## simon2share
module simon2share(clk, data_ina, data_inb, data_rdy, cipher_out, Done);
Size: roughly 3400 cells after synthesis.
export LEC_CHECK = 0
export CAP_MARGIN = 20
export CELL_PAD_IN_SITES_DETAIL_PLACEMENT = 0
export CORE_MARGIN = 8
export CORE_UTILIZATION = 40
export CTS_CLUSTER_SIZE = 100
export GPL_ROUTABILITY_DRIVEN = 0
export GPL_TIMING_DRIVEN = 0
export MAX_ROUTING_LAYER = met4
export PLACE_DENSITY = 0.6
export SLEW_MARGIN = 5
create_clock -name core_clock -period 5.0 [get_ports {clk}]
run.sh (not shown) runs the stock make flow with config.mk's settings and CLKGATE_MAP_FILE=.
Then changed:
- CAP_MARGIN: 20 -> 0
- CELL_PAD_IN_SITES_DETAIL_PLACEMENT: 0 -> unset
- CORE_MARGIN: 8 -> 2
- CORE_UTILIZATION: 40 -> 72
- CTS_CLUSTER_SIZE: 100 -> 14
- GPL_ROUTABILITY_DRIVEN: 0 -> unset
- GPL_TIMING_DRIVEN: 0 -> unset
- MAX_ROUTING_LAYER: met4 -> unset
- SLEW_MARGIN: 5 -> 30
- TNS_END_PERCENT: unset -> 65
- clock period: 5.0 -> 2.5 ns (I/O delays scaled with it)
Effect: The new run finished with negative setup slack left; first-iteration DRC count went up by 58%; core utilization came out higher by 38 points; critical path depth shrinks by 1; synthesized cell count does not change; routed wire length falls by 5.3%; global-route usage rose by 18 points; register-to-register slack degrades by 1.7 ns; hold slack loses 0.40 ns; combinational power came out higher by 97%; sequential power came out higher by 120%; setup slack degrades by 0.63 ns.
Then changed:
- CAP_MARGIN: 0 -> 20
- CORE_UTILIZATION: 72 -> 61
- CTS_CLUSTER_SIZE: 14 -> unset
- SETUP_SLACK_MARGIN: unset -> 0.51
- SLEW_MARGIN: 30 -> 20
- TNS_END_PERCENT: 65 -> unset
- clock period: 2.5 -> 3.86 ns (I/O delays scaled with it)
- Now the flow passed the timing, design-rule and antenna checks
- power went down by 38%
- routed wire length went down by 11%
- cell count went down by 1.9%
- utilization went down by 15 points
- via count went down by 9.0%
- final area went down by 4.3%
- hold slack improved by 0.34 ns
Then changed:
- CELL_PAD_IN_SITES_DETAIL_PLACEMENT: unset -> 1
- CORE_UTILIZATION: 61 -> 40
- CTS_CLUSTER_SIZE: unset -> 15
- SETUP_SLACK_MARGIN: 0.51 -> unset
- SLEW_MARGIN: 20 -> 5
- clock period: 3.86 -> 5.0 ns (I/O delays scaled with it)
Clock-buffer cell count is lower by 6.
Power came out lower by about a fifth.
Clock skew increases by 0.0095 ns.
Global-route usage fell by 8.0 points.
Then changed:
- ABC_AREA: unset -> 1
- CAP_MARGIN: 20 -> 0
- CELL_PAD_IN_SITES_DETAIL_PLACEMENT: 1 -> unset
- CORE_UTILIZATION: 40 -> 72
- CTS_CLUSTER_SIZE: 15 -> unset
- SETUP_SLACK_MARGIN: unset -> 0.53
- SLEW_MARGIN: 5 -> 20
- clock period: 5.0 -> 3.57 ns (I/O delays scaled with it)
Power rose by 17%. Synthesized cell count rises by 16%. Worst setup slack degrades by 0.039 ns. Wire length rises by 6.3%. Design area is about the same. Hold slack gets worse by 0.10 ns.
Then changed:
- ABC_AREA: 1 -> unset
- CTS_CLUSTER_DIAMETER: unset -> 29
- CTS_CLUSTER_SIZE: unset -> 50
- PLACE_DENSITY: 0.6 -> 0.41
- SETUP_SLACK_MARGIN: 0.53 -> 0.39
- clock period: 3.57 -> 2.58 ns (I/O delays scaled with it)
The new run finished but failed the layout checks on negative setup slack.
Synthesized cell count shrinks by 14%.
First-iteration DRC count shrinks by 8.9%.
Clock skew grows by 0.016 ns.
Routed wire length grows by 4.1%.

========
== orange ==
simon2share again, from the RTL that the note above started with.
// simon2share
module simon2share(clk, data_ina, data_inb, data_rdy, cipher_out, Done);
input clk;
input data_ina, data_inb;
input [1:0] data_rdy;
output [127:0] cipher_out;
output reg Done;
reg [7:0] counter;
wire [63:0] keya, keyb;
always@(posedge clk)
begin
	if(data_rdy==0) begin
		counter <= 0;
	end
	else if(data_rdy ==3) begin			
		counter <= counter + 1;
	end
end
always @(posedge clk) begin
	if(data_rdy == 3 && (counter == 135))
		Done <= 1;			
	else
		Done <= 0;
end
p_datapath mydatapath(.clk(clk), .counter(counter), 
							 .data_ina(data_ina), .data_inb(data_inb),
							 .data_rdy(data_rdy), 
							 .key_ina(keya), .key_inb(keyb), 
							 .cipher_out(cipher_out));
p_keysch10 mykeysch_a(.clk(clk), .counter(counter), 
							 .data_in(data_ina), .data_rdy(data_rdy), .key_out(keya));
p_keysch11 mykeysch_b(.clk(clk), .counter(counter), 
							 .data_in(data_inb), .data_rdy(data_rdy), .key_out(keyb));						 
endmodule
clock: 3.88 ns
lec_check: 0
abc_area: 1
cap_margin: 15
cell_pad_in_sites_global_placement: 0
core_aspect_ratio: 1.79
core_margin: 2
core_utilization: 28
cts_cluster_diameter: 323
gpl_routability_driven: 0
max_routing_layer: met4
place_density_lb_addon: 0.07
setup_slack_margin: 0.33
slew_margin: 5
--- input diff orange..purple ---
Settings: a change of SLEW_MARGIN from 5 to 20; a deleted CORE_ASPECT_RATIO that had been 1.79; a deleted PLACE_DENSITY_LB_ADDON that had been 0.07; a change of SETUP_SLACK_MARGIN from 0.33 to -0.15; a change of CORE_UTILIZATION from 28 to 72; an added PLACE_DENSITY of 0.78; a deleted ABC_AREA that had been 1; a deleted GPL_ROUTABILITY_DRIVEN that had been 0; a change of the clock period (ns, I/O delays scaled along) from 3.88 to 2.5.
- Final checks on purple, whose flow otherwise completed, came back failing, citing setup timing.
- In the reports for purple and orange, the smaller via count belongs to purple.
- Relative to orange, wire length of the first global-routing pass decreased by 41 mm in purple.
- Relative to orange, share of the clock period used by the worst path after layout increased by 19 points in purple.
- In the reports for purple and orange, the smaller utilization belongs to orange.
- purple vs orange, critical path depth went down by 1.
- Area of the synthesized netlist per yosys stat went down by a few percent going from orange to purple.
- Against orange, purple reports a sequential cell area share that is lower.
- Taking purple over orange, the non-clock buffer count ratio works out to 1.7.

========
Setup of oak:
Starting RTL as in the previous note.
==> flow/design.v (excerpt) <==
module simon2share(clk, data_ina, data_inb, data_rdy, cipher_out, Done);
Settings: LEC_CHECK=0, ABC_AREA=1, CAP_MARGIN=15, CELL_PAD_IN_SITES_GLOBAL_PLACEMENT=0, CORE_MARGIN=2, CORE_UTILIZATION=70, CTS_CLUSTER_DIAMETER=236, CTS_CLUSTER_SIZE=15, MAX_ROUTING_LAYER=met4, PLACE_DENSITY=0.77, SETUP_SLACK_MARGIN=0.33, SLEW_MARGIN=20; clock period 1.82 ns.
oak: complete, dirty (negative setup slack)
Input-level comparison between pine and oak:
-- flow/config.mk --
<<< oak, line 11
export CORE_MARGIN = 2
export CORE_UTILIZATION = 70
export CTS_CLUSTER_DIAMETER = 236
export CTS_CLUSTER_SIZE = 15
export MAX_ROUTING_LAYER = met4
export PLACE_DENSITY = 0.77
export SETUP_SLACK_MARGIN = 0.33
export SLEW_MARGIN = 20
>>> pine, line 11
export CORE_MARGIN = 2
export CORE_UTILIZATION = 72
export CTS_CLUSTER_DIAMETER = 323
export CTS_CLUSTER_SIZE = 14
export MAX_ROUTING_LAYER = met5
export PLACE_DENSITY_LB_ADDON = 0.02
export SETUP_SLACK_MARGIN = 0.72
export SLEW_MARGIN = 20
==> flow/constraint.sdc <==
create_clock -name core_clock -period 2.5 [get_ports {clk}]
set_input_delay 0.5000 -clock core_clock [delete_from_list [all_inputs] [get_ports {clk}]]
set_output_delay 0.5000 -clock core_clock [all_outputs]
set_load 0.01 [all_outputs]
[summary]
Each of oak and pine falls short of a clean finish. pine ended with less count of nets after finishing than oak. Cell with the largest stage delay on the worst path: dfxtp_1 -> pine, dfxtp_2 -> oak. In pine the last weighted congestion value of the routability-driven placer turned out about 1.8% lower than in oak. [pine vs oak] height of the die: lower in pine. pine ends up with a floorplan core area that is 0.0019 sq mm lower than in oak. Clock buffer count in the final layout went up by more than a quarter going from oak to pine. From oak to pine the numbers moved as follows: area used by multi-input combinational logic shrank by 1.9%; global-route wire length before repair decreased 4.6%; via-per-instance ratio decreased 1.4%; number of filler cells placed in the layout has increased.
Relative to pine, the following input files were edited for birch:
==> flow/config.mk <==
export PLATFORM = sky130hd
export DESIGN_NAME = simon2share
export DESIGN_NICKNAME = simon2share
export VERILOG_FILES = /design/flow/design.v
export SDC_FILE = /design/flow/constraint.sdc
export NUM_CORES = 4
export LEC_CHECK = 0
export CAP_MARGIN = 20
export CORE_MARGIN = 9
export CORE_UTILIZATION = 72
export GPL_TIMING_DRIVEN = 0
export SLEW_MARGIN = 20
==> flow/constraint.sdc <==
create_clock -name core_clock -period 5.0 [get_ports {clk}]
set_input_delay 1.0000 -clock core_clock [delete_from_list [all_inputs] [get_ports {clk}]]
set_output_delay 1.0000 -clock core_clock [all_outputs]
set_load 0.01 [all_outputs]
### Flow results
- Comparing the two runs side by side, birch comes out ahead of pine on total power.
- The final standard cell area without fillers in birch sits 2.0% below the value recorded for pine.
- Per the final summary, birch finished and its layout is clean on timing, DRC and antenna.
- Looking at global router's overall resource usage, birch sits 6.8 points lower than pine does.
- Worst hold slack, pine and birch: higher on birch
- Relative to pine, ratio of routed vias to standard cells has decreased by about 5.4% in birch.
- On mux cell area share after synthesis: between pine and birch, it ends up higher for birch.
### birch -> maple
-- flow/config.mk --
<<< birch, line 8
export CAP_MARGIN = 20
export CORE_MARGIN = 9
export CORE_UTILIZATION = 72
export GPL_TIMING_DRIVEN = 0
export SLEW_MARGIN = 20
>>> maple, line 8
export CAP_MARGIN = 20
export CORE_MARGIN = 2
export CORE_UTILIZATION = 19
export PLACE_DENSITY = 0.6
export SLEW_MARGIN = 20
==> flow/constraint.sdc <==
create_clock -name core_clock -period 4.5 [get_ports {clk}]
set_input_delay 0.9000 -clock core_clock [delete_from_list [all_inputs] [get_ports {clk}]]
set_output_delay 0.9000 -clock core_clock [all_outputs]
set_load 0.01 [all_outputs]
## What came out
birch -> maple: count of clock-buffer cells in the layout increased slightly
Relative to birch, sequential fraction of total cell area has decreased by 0.95 points in maple.
Number of global-route vias before repair for maple is lower than for birch.
Compared with birch, maple shows a higher area growth from synthesis to layout.
maple ends up with higher post-detailed-placement cell area than birch does.
In the tables for birch and maple, chip height reads higher with maple.
Diff birch -> maple | combinational share of cell area | decrease of 0.91 points
birch reports its slowest cell on the critical path as buf_2 while maple reports nand2_4.
Compared with birch, maple shows a proportion of power drawn by flip-flops and latches that is 7.7 points higher.
maple vs birch — share of total power in combinational logic dropped 6.0 points.
Of the two values seen for group drawing the most power, registers was produced by maple and combinational logic by birch.
Modified inputs, cedar compared to maple
-- flow/config.mk --
<<< maple, line 9
export CORE_MARGIN = 2
export CORE_UTILIZATION = 19
export PLACE_DENSITY = 0.6
export SLEW_MARGIN = 20
>>> cedar, line 9
export CORE_MARGIN = 2
export CORE_UTILIZATION = 70
export CTS_CLUSTER_SIZE = 50
export SLEW_MARGIN = 20
==> flow/constraint.sdc <==
create_clock -name core_clock -period 2.58 [get_ports {clk}]
set_input_delay 0.5160 -clock core_clock [delete_from_list [all_inputs] [get_ports {clk}]]
set_output_delay 0.5160 -clock core_clock [all_outputs]
set_load 0.01 [all_outputs]
Notes after the runs:
- Looking across cedar and maple, the single run that reached the end with no open violations was maple.
- Although it ran to completion, cedar produced a layout that fails the final checks because of negative setup slack.
- In the metrics for cedar and maple, the one carrying the higher width of the chip is maple.
- On critical-path maximum fanout, the lower figure sits with cedar, not maple.
- Higher number of cells on the critical path was reported by cedar, not maple.

========
Setup of willow:
The RTL this note starts from:
==> flow/design.v <==
module p_datapath
	(clk, counter, data_ina, data_inb, data_rdy,key_ina, key_inb, cipher_out);
input clk, data_ina, data_inb;
input [1:0] data_rdy;
input [7:0] counter;
input [63:0] key_ina, key_inb;	
output [127:0] cipher_out;
wire [63:0] Xout_a, Xout_b, Yout_a, Yout_b;
data_share2 share_a(.clk(clk), .data_rdy(data_rdy), .counter(counter[0]), .data_in(data_ina), 
						 .key_in(key_ina), .X_out(Xout_a), .Y_out(Yout_a), .Y_in(Yout_b));				 
data_share2 share_b(.clk(clk), .data_rdy(data_rdy), .counter(counter[0]), .data_in(data_inb), 
						 .key_in(key_inb), .X_out(Xout_b), .Y_out(Yout_b), .Y_in(Yout_a));
wire [127:0] res1, res2;
reg sel1, sel2;
always @(*) begin
	if (134 <= counter) begin
		sel1 <= 1;
		sel2 <= 1;
	end
	else begin		
		sel1 <= 0;
		sel2 <= 0;
	end
end
quick_mux_128 SHARE_A_OUT_MUX_128( .in1({Xout_a, Yout_a}), .in2(128'd0), .out(res1), .sel(sel1) );
quick_mux_128 SHARE_B_OUT_MUX_128( .in1({Xout_b, Yout_b}), .in2(128'd0), .out(res2), .sel(sel2) );
assign cipher_out = res1 ^ res2;
endmodule  
module data_share2(clk, data_rdy, counter, data_in,key_in, X_out, Y_out, Y_in);
input clk, counter, data_in;
input [63:0] key_in;
input [1:0] data_rdy;	
input [63:0] Y_in;
output [63:0] X_out, Y_out;
reg [63:0] X, Y;
wire [63:0] XL1_1, XL2_1, XL8_1;
assign XL1_1 = {X[62:0], X[63]}; 
assign XL2_1 = {X[61:0], X[63:62]}; 
assign XL8_1 = {X[55:0], X[63:56]}; 
wire [63:0] YL1_1, YL8_2;
assign YL1_1 = {Y[62:0], Y[63]}; 
assign YL8_2 = {Y_in[55:0], Y_in[63:56]}; 
wire [63:0] sout1, sout2;
sub1 s1(Y, XL2_1, XL8_1, XL1_1, sout1);
sub1 s2(X, key_in, YL1_1, YL8_2, sout2);
always@(posedge clk)
begin
   if(data_rdy ==1) begin
		{X, Y} <= {data_in, X, Y[63:1]};
	end
	else if(data_rdy ==3) begin			
		if (counter == 1'b0) begin							
			X <= sout1 ;
			Y <= X;
		end
		else begin
			X <= sout2;
		end
	end
end
assign X_out = X;
assign Y_out = Y;
endmodule
module sub1(i1, i2, i3, i4, o1);
input [63:0] i1, i2, i3, i4;
output [63:0] o1;
wire [63:0] andout;
and4 a1(i3[3:0], i4[3:0], andout[3:0]);
and4 a2(i3[7:4], i4[7:4], andout[7:4]);
and4 a3(i3[11:8], i4[11:8], andout[11:8]);
and4 a4(i3[15:12], i4[15:12], andout[15:12]);
and4 a5(i3[19:16], i4[19:16], andout[19:16]);
and4 a6(i3[23:20], i4[23:20], andout[23:20]);
and4 a7(i3[27:24], i4[27:24], andout[27:24]);
and4 a8(i3[31:28], i4[31:28], andout[31:28]);
and4 a9(i3[35:32], i4[35:32], andout[35:32]);
and4 a10(i3[39:36], i4[39:36], andout[39:36]);
and4 a11(i3[43:40], i4[43:40], andout[43:40]);
and4 a12(i3[47:44], i4[47:44], andout[47:44]);
and4 a13(i3[51:48], i4[51:48], andout[51:48]);
and4 a14(i3[55:52], i4[55:52], andout[55:52]);
and4 a15(i3[59:56], i4[59:56], andout[59:56]);
and4 a16(i3[63:60], i4[63:60], andout[63:60]);
assign o1 = i1 ^ i2 ^ andout;
endmodule
module and4(a1, a2, andout);
input [3:0] a1,a2;
output [3:0] andout;
assign andout = a1 & a2;
endmodule
module quick_mux_128(in1, in2, out, sel);
input [127:0] in1,in2;
input sel;
output [127:0] out;
assign out = sel?(in1):in2;
endmodule	
`timescale 1ns / 1ps
module p_keysch10(clk, counter, data_in, data_rdy, key_out);
input clk, data_in;
input [1:0] data_rdy;
input [7:0] counter;
output [63:0] key_out;
reg [63:0] KX, KY;
localparam [0:67] Z = 68'b10101111011100000011010010011000101000010001111110010110110011101011;
localparam [63:0] c = 64'hfffffffffffffffc;
always@(posedge clk)
begin
	if(data_rdy == 2) begin
		{KX, KY} <= {data_in, KX, KY[63:1]};
	end
	else if(data_rdy == 3) begin
		if(counter[0] == 1'b1) begin
			KX <= c ^ Z[counter[7:1]] ^ KY ^ {KX[2:0],KX[63:3]} ^ {KX[3:0],KX[63:4]};
			KY <= KX;
		end
	end
end
assign key_out = KY ;
endmodule
`timescale 1ns / 1ps
module p_keysch11(clk, counter, data_in, data_rdy, key_out);
input clk, data_in;
input [1:0] data_rdy;
input [7:0] counter;
output [63:0] key_out;
reg [63:0] KX, KY;
always@(posedge clk)
begin
	if(data_rdy ==2) begin
		{KX, KY} <= {data_in, KX, KY[63:1]};
	end
	else if(data_rdy ==3) begin
		if(counter[0] == 1'b1) begin
			KX <= KY ^ {KX[2:0],KX[63:3]} ^ {KX[3:0],KX[63:4]};
			KY <= KX;
		end
	end
end
assign key_out = KY ;
endmodule
`timescale 1ns / 1ps
module simon2share(clk, data_ina, data_inb, data_rdy, cipher_out, Done);
input clk;
input data_ina, data_inb;
input [1:0] data_rdy;
output [127:0] cipher_out;
output reg Done;
reg [7:0] counter;
wire [63:0] keya, keyb;
always@(posedge clk)
begin
	if(data_rdy==0) begin
		counter <= 0;
	end
	else if(data_rdy ==3) begin			
		counter <= counter + 1;
	end
end
always @(posedge clk) begin
	if(data_rdy == 3 && (counter == 135))
		Done <= 1;			
	else
		Done <= 0;
end
p_datapath mydatapath(.clk(clk), .counter(counter), 
							 .data_ina(data_ina), .data_inb(data_inb),
							 .data_rdy(data_rdy), 
							 .key_ina(keya), .key_inb(keyb), 
							 .cipher_out(cipher_out));
p_keysch10 mykeysch_a(.clk(clk), .counter(counter), 
							 .data_in(data_ina), .data_rdy(data_rdy), .key_out(keya));
p_keysch11 mykeysch_b(.clk(clk), .counter(counter), 
							 .data_in(data_inb), .data_rdy(data_rdy), .key_out(keyb));						 
endmodule
clock: 4.19 ns
lec_check: 0
abc_area: 1
cap_margin: 30
cell_pad_in_sites_global_placement: 2
core_margin: 9
core_utilization: 65
cts_cluster_diameter: 22
cts_cluster_size: 23
gpl_timing_driven: 0
setup_slack_margin: 0.83
slew_margin: 25
tns_end_percent: 60
willow got as far as global placement without I/O, where a tool error ended the run.
Input-level comparison between pepper and willow:
- CTS_CLUSTER_DIAMETER removed (was 22)
- GPL_TIMING_DRIVEN removed (was 0)
- CELL_PAD_IN_SITES_GLOBAL_PLACEMENT removed (was 2)
- CAP_MARGIN changed from 30 to 20
- SLEW_MARGIN changed from 25 to 20
- CORE_UTILIZATION changed from 65 to 40
- ABC_AREA removed (was 1)
- SETUP_SLACK_MARGIN removed (was 0.83)
- PLACE_DENSITY newly set to 0.6
- CTS_CLUSTER_SIZE removed (was 23)
- TNS_END_PERCENT removed (was 60)
- CORE_MARGIN changed from 9 to 2
- the clock period (ns, I/O delays scaled along) changed from 4.19 to 5.0
## What came out
willow and pepper ended up with roughly the same adder and majority gate portion of the synthesized area. Going from willow to pepper, the starting utilization of the core area was found to have gone down by 26 points. pepper has completed all stages; timing, DRC and antenna checks passed. pepper ends up with a chip area from the yosys synthesis statistics that is about 2.3% lower than in willow. Average size of a mapped cell grows by more than 10% when moving from willow to pepper. pepper vs willow — cell count after synthesis dropped by more than 10%. Comparing the two runs side by side, pepper comes out behind willow on area of the chip. pepper vs willow — number of distinct standard cells referenced by the synthesized netlist climbed by more than 10%.
diff inputs: pepper => tundra
- setting CELL_PAD_IN_SITES_DETAIL_PLACEMENT to 0 for the first time
- setting CTS_CLUSTER_SIZE to 100 for the first time
- setting HOLD_SLACK_MARGIN to -0.07 for the first time
- setting CORE_ASPECT_RATIO to 1.97 for the first time
- setting GPL_TIMING_DRIVEN to 0 for the first time
- changing SLEW_MARGIN from 20 to 25
- setting MAX_ROUTING_LAYER to met5 for the first time
- changing CAP_MARGIN from 20 to 25
- setting GPL_ROUTABILITY_DRIVEN to 0 for the first time
- changing CORE_MARGIN from 2 to 7
### Flow results
- Summary of tundra over pepper: slack of the worst reg-to-reg path fell by 820 ps; non-clock buffer count higher.
- From pepper to tundra the numbers moved as follows: total die area rose by about 8%, clock skew stayed essentially flat.
Input-level comparison between violet and tundra:
- an added ABC_AREA of 1
- a deleted CELL_PAD_IN_SITES_DETAIL_PLACEMENT that had been 0
- a deleted HOLD_SLACK_MARGIN that had been -0.07
- a change of CORE_MARGIN from 7 to 2
- an added SETUP_SLACK_MARGIN of -0.12
- a deleted GPL_TIMING_DRIVEN that had been 0
- a deleted CORE_ASPECT_RATIO that had been 1.97
- a change of SLEW_MARGIN from 25 to 20
- a change of CTS_CLUSTER_SIZE from 100 to 95
- a deleted GPL_ROUTABILITY_DRIVEN that had been 0
- a deleted MAX_ROUTING_LAYER that had been met5
- a change of CAP_MARGIN from 25 to 0
- a change of CORE_UTILIZATION from 40 to 72
- a change of the clock period (ns, I/O delays scaled along) from 5.0 to 2.19
### Flow results
violet had finished all stages when the layout checks came back failing, citing negative setup slack. Diff tundra -> violet: clock tree buffer count of the final layout increased by 8 relative to the old numbers, global-route usage increased by 20 points relative to the old numbers, synthesized chip area reported by yosys increased by about 2.3% relative to the old numbers, total of cells resized after clock tree synthesis increased by 256 relative to the old numbers, area fraction in xor and xnor cells decreased by 11 points relative to the old numbers. Post-layout instance area, violet and tundra, lower one = tundra.
Power and IR drop assume default switching activity.
